Design dct_4x4_core, start of the top module:
module dct_4x4_core (
    input          clk,
    input          reset,
    input          i_valid,
    output         i_ready,
    input  [255:0] i_data,
    output         o_valid,
    input          o_ready,
    output [255:0] o_data
);
Size in the first run: ~11000 cells after synthesis, ~520 I/O pins.
==> flow/config.mk <==
export PLATFORM = sky130hd
export DESIGN_NAME = dct_4x4_core
export DESIGN_NICKNAME = dct_4x4_core
export VERILOG_FILES = /design/flow/design.v
export SDC_FILE = /design/flow/constraint.sdc
export NUM_CORES = 4
export LEC_CHECK = 0
export ABC_AREA = 1
export CAP_MARGIN = 20
export CORE_MARGIN = 2
export CORE_UTILIZATION = 71
export CTS_CLUSTER_DIAMETER = 103
export MAX_ROUTING_LAYER = met4
export PLACE_DENSITY_LB_ADDON = 0.05
export SLEW_MARGIN = 20
==> flow/constraint.sdc <==
create_clock -name core_clock -period 3.77 [get_ports {clk}]
set_input_delay 0.7540 -clock core_clock [delete_from_list [all_inputs] [get_ports {clk}]]
set_output_delay 0.7540 -clock core_clock [all_outputs]
set_load 0.01 [all_outputs]
run.sh (not shown) runs the stock make flow with config.mk's settings and CLKGATE_MAP_FILE=.
The starting point finished but failed the layout checks on negative setup slack.
Rerun with:
Settings changed: CTS_CLUSTER_DIAMETER 103 to 220.
Clock period 3.77 ns to 3.17 ns, I/O delays scaled along.
This time the run aborted during global routing.
Synthesized cell count does not change.
Die area is unchanged.
Area after synthesis does not change.
Rerun with:
Settings changed: ABC_AREA 1 to not set, CORE_UTILIZATION 71 to 70, CTS_CLUSTER_DIAMETER 220 to 348, PLACE_DENSITY_LB_ADDON 0.05 to not set, SETUP_SLACK_MARGIN set to 0.34, TNS_END_PERCENT set to 5.
Clock period 3.17 ns to 4.92 ns, I/O delays scaled along.
Outcome:
- The new run produced a clean layout
- die size came out lower by 4.7%
- area after synthesis came out lower by 6.1%
- synthesized cell count came out lower by 17%

## run A
dct_4x4_core again, from the RTL that the note above started with.
==> flow/design.v (excerpt) <==
module dct_4x4_core (
    input          clk,
    input          reset,
    input          i_valid,
    output         i_ready,
    input  [255:0] i_data,
    output         o_valid,
    input          o_ready,
    output [255:0] o_data
);
Settings: LEC_CHECK=0, CAP_MARGIN=20, CORE_MARGIN=2, CORE_UTILIZATION=38, PLACE_DENSITY=0.6, SLEW_MARGIN=20; clock period 4.74 ns.
No stage failed in run A, and the final checks on the layout all came back clean.
> inputs changed (run A -> run B)
# run A
export LEC_CHECK = 0
export CAP_MARGIN = 20
export CORE_MARGIN = 2
export CORE_UTILIZATION = 38
export PLACE_DENSITY = 0.6
export SLEW_MARGIN = 20
create_clock -name core_clock -period 4.74 [get_ports {clk}]
# run B
export LEC_CHECK = 0
export ABC_AREA = 1
export CAP_MARGIN = 20
export CORE_MARGIN = 2
export CORE_UTILIZATION = 70
export CTS_CLUSTER_DIAMETER = 215
export MAX_ROUTING_LAYER = met4
export SETUP_SLACK_MARGIN = 0.34
export SLEW_MARGIN = 20
create_clock -name core_clock -period 4.92 [get_ports {clk}]
### Flow results
Relative to run A, die area has gone down in run B.
Run B: full flow OK, the timing, design-rule and antenna checks passed
Changes observed in run B relative to run A: average routed wire per standard cell fell 0.58%, area fraction in xor and xnor cells fell 1.7 points.
STATUS wire length of the first global-routing pass: run B loses against run A
Run B ended with less non-clock buffering overhead in the final layout than run A.
Routed wire length on run B is up relative to run A.
For the global-route usage, run B came in 20 points higher than run A did.
Run A ended up with met1 as its most heavily used metal layer in global routing; run B ended up with met2.
## Diff of input files: run C against run B
# run B
export LEC_CHECK = 0
export ABC_AREA = 1
export CAP_MARGIN = 20
export CORE_MARGIN = 2
export CORE_UTILIZATION = 70
export CTS_CLUSTER_DIAMETER = 215
export MAX_ROUTING_LAYER = met4
export SETUP_SLACK_MARGIN = 0.34
export SLEW_MARGIN = 20
create_clock -name core_clock -period 4.92 [get_ports {clk}]
# run C
export LEC_CHECK = 0
export CAP_MARGIN = 20
export CORE_MARGIN = 2
export CORE_UTILIZATION = 40
export PLACE_DENSITY = 0.6
export SLEW_MARGIN = 20
create_clock -name core_clock -period 4.07 [get_ports {clk}]
Results
- To summarise run C: no stage aborted, but the layout did not pass its checks, failing on setup timing.
- Run C vs run B: routability congestion estimate from global placement down by more than 10%
- The worst-case reg-to-reg path depth number comes out lower for run B vs run C.
- Run C vs run B: cell area after synthesis down
- Run C vs. run B: fmax rose about 6%, wire length the detailed router placed on met1 rose 18%.
### run C -> run D
# run C
export LEC_CHECK = 0
export CAP_MARGIN = 20
export CORE_MARGIN = 2
export CORE_UTILIZATION = 40
export PLACE_DENSITY = 0.6
export SLEW_MARGIN = 20
create_clock -name core_clock -period 4.07 [get_ports {clk}]
# run D
export LEC_CHECK = 0
export CAP_MARGIN = 20
export CORE_MARGIN = 2
export CORE_UTILIZATION = 72
export CTS_CLUSTER_DIAMETER = 363
export CTS_CLUSTER_SIZE = 25
export SLEW_MARGIN = 20
create_clock -name core_clock -period 3.93 [get_ports {clk}]
### Flow results
In run D the implementation completed, yet the final layout does not meet the checks, the culprit being setup timing. Finished, but not clean: run C, with setup timing. Run C ended up with sky130_fd_sc_hd__fa_2 as its slowest library cell on the worst path; run D ended up with sky130_fd_sc_hd__fa_1. Run D — logic share of the area 2.8 points higher, run C as reference. A worst setup path endpoint of u_dct_4x4.col_out[10][12]$_SDFFE_PP0P_ is what run C shows, while u_dct_4x4.col_out[14][12]$_SDFFE_PP0P_ belongs to run D. The post-layout worst setup margin of run D falls short of that of run C by 400 ps. Summary — growth of design area from synthesis to finish, run D relative to run C: lower, by 4.3 points. Global-route usage delta for run D relative to run C: 18 points higher.

Starting RTL as in the previous note.
Settings: LEC_CHECK=0, CAP_MARGIN=20, CELL_PAD_IN_SITES_DETAIL_PLACEMENT=2, CELL_PAD_IN_SITES_GLOBAL_PLACEMENT=2, CORE_ASPECT_RATIO=1.38, CORE_MARGIN=8, CORE_UTILIZATION=36, CTS_CLUSTER_DIAMETER=385, GPL_ROUTABILITY_DRIVEN=1, MIN_ROUTING_LAYER=met2, PLACE_DENSITY_LB_ADDON=0.07, SLEW_MARGIN=25; clock period 7.11 ns.
The first run completed without violations.
Change:
- CELL_PAD_IN_SITES_DETAIL_PLACEMENT: 2 -> not set
- CELL_PAD_IN_SITES_GLOBAL_PLACEMENT: 2 -> not set
- CORE_ASPECT_RATIO: 1.38 -> not set
- CORE_MARGIN: 8 -> 2
- CORE_UTILIZATION: 36 -> 40
- CTS_CLUSTER_DIAMETER: 385 -> not set
- GPL_ROUTABILITY_DRIVEN: 1 -> not set
- MIN_ROUTING_LAYER: met2 -> not set
- PLACE_DENSITY: not set -> 0.6
- PLACE_DENSITY_LB_ADDON: 0.07 -> not set
- SETUP_SLACK_MARGIN: not set -> 0.72
- SLEW_MARGIN: 25 -> 20
- clock period: 7.11 -> 4.74 ns (I/O delays scaled with it)
Result: The new run ran to the end with no violations; final area goes up by about 2.3%; global-route usage falls by 15 points; maximum frequency is higher by about 36%.
Change:
- CORE_UTILIZATION: 40 -> 72
- PLACE_DENSITY: 0.6 -> 0.39
- SETUP_SLACK_MARGIN: 0.72 -> not set
- clock period: 4.74 -> 3.43 ns (I/O delays scaled with it)
Outcome: Now the flow failed in global routing (5_1_grt) (GRT-0232); synthesized cell count is unchanged; die area drops by well over a third; synthesized area stays the same.
Change:
- CORE_UTILIZATION: 72 -> 66
- PLACE_DENSITY: 0.39 -> 0.6
- clock period: 3.43 -> 3.98 ns (I/O delays scaled with it)
The changed run finished but fails on negative setup slack. Synthesized area does not change. Die size went up by a little under a tenth. Synthesized cell count is unchanged.
Change:
- CORE_UTILIZATION: 66 -> 40
- clock period: 3.98 -> 4.74 ns (I/O delays scaled with it)
Effect:
- This time the run went through all stages and came out clean
- die size came out higher by well over a third
- routed wire length came out higher slightly
- via count came out lower by a few percent
- worst setup slack improves by 0.43 ns
- clock-buffer cell count came out higher by 10
- maximum frequency came out lower by a little under a tenth
- flip-flop count stays the same
- global-route usage came out lower by 15 points
Change:
- CORE_UTILIZATION: 40 -> 72
- CTS_CLUSTER_DIAMETER: not set -> 27
- SETUP_SLACK_MARGIN: not set -> 1.11
- clock period: 4.74 -> 3.76 ns (I/O delays scaled with it)
The new run aborted during global routing (5_1_grt) (GRT-0228).
Die area shrinks by 44%.
Synthesized area does not change.
Synthesized cell count is unchanged.

Setup of build 67:
Starting RTL as in the previous note.
==> flow/design.v (excerpt) <==
module dct_4x4_core (
    input          clk,
    input          reset,
    input          i_valid,
    output         i_ready,
    input  [255:0] i_data,
    output         o_valid,
    input          o_ready,
    output [255:0] o_data
);
    dct_4x4 #(
        .PERF_OPT_ROW(1),
        .PERF_OPT_COL(1)
    ) u_dct_4x4 (
        .clk    (clk),
        .reset  (reset),
        .i_valid(i_valid),
        .i_ready(i_ready),
        .i_data (i_data),
        .o_valid(o_valid),
        .o_ready(o_ready),
        .o_data (o_data)
    );
endmodule
clock: 6.7 ns
lec_check: 0
cap_margin: 20
cell_pad_in_sites_detail_placement: 1
core_margin: 9
core_utilization: 40
cts_cluster_size: 49
gpl_routability_driven: 0
min_routing_layer: met2
place_density_lb_addon: 0.02
slew_margin: 20
tns_end_percent: 65
--- input diff build 67..build 70 ---
==> flow/config.mk <==
export PLATFORM = sky130hd
export DESIGN_NAME = dct_4x4_core
export DESIGN_NICKNAME = dct_4x4_core
export VERILOG_FILES = /design/flow/design.v
export SDC_FILE = /design/flow/constraint.sdc
export NUM_CORES = 4
export LEC_CHECK = 0
export CAP_MARGIN = 20
export CORE_MARGIN = 2
export CORE_UTILIZATION = 72
export CTS_CLUSTER_DIAMETER = 288
export CTS_CLUSTER_SIZE = 98
export PLACE_DENSITY = 0.39
export SLEW_MARGIN = 20
==> flow/constraint.sdc <==
create_clock -name core_clock -period 3.27 [get_ports {clk}]
set_input_delay 0.6540 -clock core_clock [delete_from_list [all_inputs] [get_ports {clk}]]
set_output_delay 0.6540 -clock core_clock [all_outputs]
set_load 0.01 [all_outputs]
Results
Build 67 has a higher worst slack after detailed placement than build 70.
Build 70: GRT-0228 in global routing -> run aborted
Measured against build 70, the count of standard-cell rows of build 67 comes out at 1.3 times the reference value.
Build 67 → build 70: vertical extent of the die fell by about 28%, die size went down, placed wire-length estimate shows a reduction of about 4%.
[compare] base=build 67 new=build 70: placeable core region down 44%; number of buffers added by the clock tree synthesis step lower.
Here is what was changed in the inputs of build 47 compared with build 70.
-- flow/config.mk --
<<< build 70, line 10
export CORE_UTILIZATION = 72
export CTS_CLUSTER_DIAMETER = 288
export CTS_CLUSTER_SIZE = 98
export PLACE_DENSITY = 0.39
export SLEW_MARGIN = 20
>>> build 47, line 10
export CORE_UTILIZATION = 72
export CTS_CLUSTER_DIAMETER = 102
export MAX_ROUTING_LAYER = met4
export SLEW_MARGIN = 20
==> flow/constraint.sdc <==
create_clock -name core_clock -period 3.93 [get_ports {clk}]
set_input_delay 0.7860 -clock core_clock [delete_from_list [all_inputs] [get_ports {clk}]]
set_output_delay 0.7860 -clock core_clock [all_outputs]
set_load 0.01 [all_outputs]
### Flow results
- Of build 70 and build 47, only build 70 never reached the final stage.
- Build 70 failed in global routing with GRT-0228.
- Build 70 -> build 47: share of cell area taken by muxes after synthesis delta 0, exact match
- Diff build 47..build 70 | synthesized-area fraction occupied by xor and xnor cells | unchanged
- Diff build 70 -> build 47: post-CTS setup buffer count dropped 160; number of different library cells in the post-synthesis netlist barely changed; post-place instance area dropped about 7.5%; register bit count reported by yosys barely changed.
- Higher worst-case setup slack after placement goes to build 47 over build 70.
- Number of cells produced by synthesis: build 70 vs build 47 identical
- Build 47 ends up with a post-DP HPWL that is 7.3% lower than in build 70.
Input-level comparison between build 2 and build 47:
-- flow/config.mk --
<<< build 47, line 10
export CORE_UTILIZATION = 72
export CTS_CLUSTER_DIAMETER = 102
export MAX_ROUTING_LAYER = met4
export SLEW_MARGIN = 20
>>> build 2, line 10
export CORE_UTILIZATION = 72
export CTS_CLUSTER_DIAMETER = 28
export PLACE_DENSITY = 0.6
export SETUP_SLACK_MARGIN = 0.99
export SLEW_MARGIN = 20
==> flow/constraint.sdc <==
create_clock -name core_clock -period 3.76 [get_ports {clk}]
set_input_delay 0.7520 -clock core_clock [delete_from_list [all_inputs] [get_ports {clk}]]
set_output_delay 0.7520 -clock core_clock [all_outputs]
set_load 0.01 [all_outputs]
- The flow ended early for build 2: it failed with a tool error in global routing.
- [compare] base=build 47 new=build 2: final HPWL from detailed placement rose by about 3.3%, placer congestion estimate decreased about 1.2%, post-synthesis cell count neither gained nor lost much, part of the Yosys area used for sequential elements stayed essentially flat, area after synthesis ~0 delta.
